exp/yarrow:
## ted
module ted
(
	input         clk,				 
	input         reset,
	input  [15:0] addr_in,
	output [15:0] addr_out,
	input   [7:0] data_in,
	output  [7:0] data_out,
	input         rw,
	output        cpuclk,			 
	output  [6:0] color,				 
	output        csync,
	output reg    hsync,
	output reg    vsync,
	output reg    hblank,
	output reg    vblank_out,
	input         wide,
	output        ce_pix,
	output        irq,
	output        ba,
	output reg    cs_io,
	output reg    cs_ram,
	output reg    cs0,
	output reg    cs1,
	output reg    aec,
	output  [4:0] snd,
	output        pal,
	input   [7:0] k,
	input   [1:0] tvmode,
	output        cpuenable			 
);
parameter TIMER1LO=6'h00;
parameter TIMER1HI=6'h01;
parameter TIMER2LO=6'h02;
parameter TIMER2HI=6'h03;
parameter TIMER3LO=6'h04;
parameter TIMER3HI=6'h05;
parameter CONTROL1=6'h06;
parameter CONTROL2=6'h07;
parameter KEYLATCH=6'h08;
parameter IRQ		=6'h09;
parameter IRQEN	=6'h0A;
parameter RASTER	=6'h0B;
parameter CURPOSHI=6'h0C;
parameter CURPOSLO=6'h0D;
parameter CH1FREQLO=6'h0E;
parameter CH2FREQLO=6'h0F;
parameter CH2FREQHI=6'h10;
parameter SOUNDCTRL=6'h11;
parameter BMAPBASE=6'h12;
parameter CHARBASE=6'h13;
parameter VIDEOBASE=6'h14;
parameter BGCOLOR0=6'h15;
parameter BGCOLOR1=6'h16;
parameter BGCOLOR2=6'h17;
parameter BGCOLOR3=6'h18;
parameter EXCOLOR=6'h19;
parameter CHARPOSRELOADHI=6'h1A;
parameter CHARPOSRELOADLO=6'h1B;
parameter VSCANPOSHI=6'h1C;
parameter VSCANPOSLO=6'h1D;
  ...
For scale: roughly 6600 cells after synthesis, ~1200 flip-flops, about 0.051 sq mm of cells after synthesis.
Settings: LEC_CHECK=0, ABC_AREA=0, CAP_MARGIN=15, CORE_ASPECT_RATIO=1.5, CORE_MARGIN=3, CORE_UTILIZATION=39, CTS_CLUSTER_SIZE=14, GPL_ROUTABILITY_DRIVEN=0, HOLD_SLACK_MARGIN=0.22, MAX_ROUTING_LAYER=met4, SLEW_MARGIN=35, TNS_END_PERCENT=25; clock period 10.0 ns.
run.sh (not shown) runs the stock make flow with config.mk's settings and CLKGATE_MAP_FILE=.
Modified inputs, exp/harbor compared to exp/yarrow
- TNS_END_PERCENT: 25 -> unset
- GPL_ROUTABILITY_DRIVEN: 0 -> unset
- SLEW_MARGIN: 35 -> 20
- ABC_AREA: 0 -> unset
- CORE_UTILIZATION: 39 -> 59
- CORE_MARGIN: 3 -> 2
- MAX_ROUTING_LAYER: met4 -> unset
- HOLD_SLACK_MARGIN: 0.22 -> unset
- CORE_ASPECT_RATIO: 1.5 -> unset
- CAP_MARGIN: 15 -> 20
- CTS_CLUSTER_SIZE: 14 -> unset
- the clock period (ns, I/O delays scaled along): 10.0 -> 5.27
==> comparison <==
Diff exp/yarrow -> exp/harbor: number of optimization iterations in the first detailed-route pass shows a reduction of 6, met2 capacity usage during global routing shows an increase of 15 points, number of CTS-inserted buffers shows an increase of 9, final setup violation count shows no meaningful change.
Clock-buffer cell count ended up 19 higher on exp/harbor than on exp/yarrow.
#### Input delta (exp/cedar over exp/harbor)
- a change of the clock period (ns, I/O delays scaled along) from 5.27 to 4.54
Results
From exp/harbor to exp/cedar the numbers moved as follows: total inserted antenna cells has decreased, count of endpoints failing setup in the final report has remained practically unchanged.
The via count on exp/cedar is in line with that on exp/harbor.
Where sum of routed wire length over all layers is concerned, exp/harbor is outperformed by exp/cedar.
exp/cedar and exp/harbor ended up with roughly the same share of total power in combinational logic.
Comparing exp/cedar against exp/harbor, there is no change at all in area of the synthesized netlist per yosys stat.
### exp/cedar -> exp/sierra
- PLACE_DENSITY newly set to 0.39
- CTS_CLUSTER_SIZE newly set to 98
- ABC_AREA newly set to 1
- CORE_UTILIZATION changed from 59 to 72
- the clock period (ns, I/O delays scaled along) changed from 4.54 to 3.31
[summary]
The share of synthesized cell area in full adder, half adder and majority cells of exp/cedar and that of exp/sierra are within noise of each other.
exp/sierra -> exp/cedar: flop count delta 0, exact match
Overall track demand over capacity in global routing was lower in exp/cedar than in exp/sierra.
On exp/sierra: combinational fraction of design power is 0.8 points higher than what exp/cedar gave.
Looking at last element of the critical path, the pal result is from exp/sierra; the snd[3] one comes from exp/cedar.
Delta (exp/sierra minus exp/cedar): synthesis-to-layout area growth moved up, area of placed instances moved up.
The chip area line of the yosys report of exp/cedar and that of exp/sierra are within noise of each other.
The following lists how exp/tundra was set up differently from exp/sierra:
- setting SETUP_SLACK_MARGIN to 0.85 for the first time
- removing PLACE_DENSITY (formerly 0.39)
- removing CTS_CLUSTER_SIZE (formerly 98)
- removing ABC_AREA (formerly 1)
- changing the clock period (ns, I/O delays scaled along) from 3.31 to 3.39
Results
- Internal power consumption on exp/tundra is ahead of exp/sierra.
- Fraction of area in multi-input gates: exp/tundra vs exp/sierra up 2.6 points
- | area after detailed placement | exp/sierra vs exp/tundra | ≈ equal |
- Total cell area reported by yosys after synthesis: exp/tundra vs exp/sierra, no meaningful difference
- exp/tundra vs. exp/sierra: final period utilization saw a decrease, final worst slack saw an increase, wire length saw a decrease.
No activity file was given, so power comes from the tool's default toggle rates.
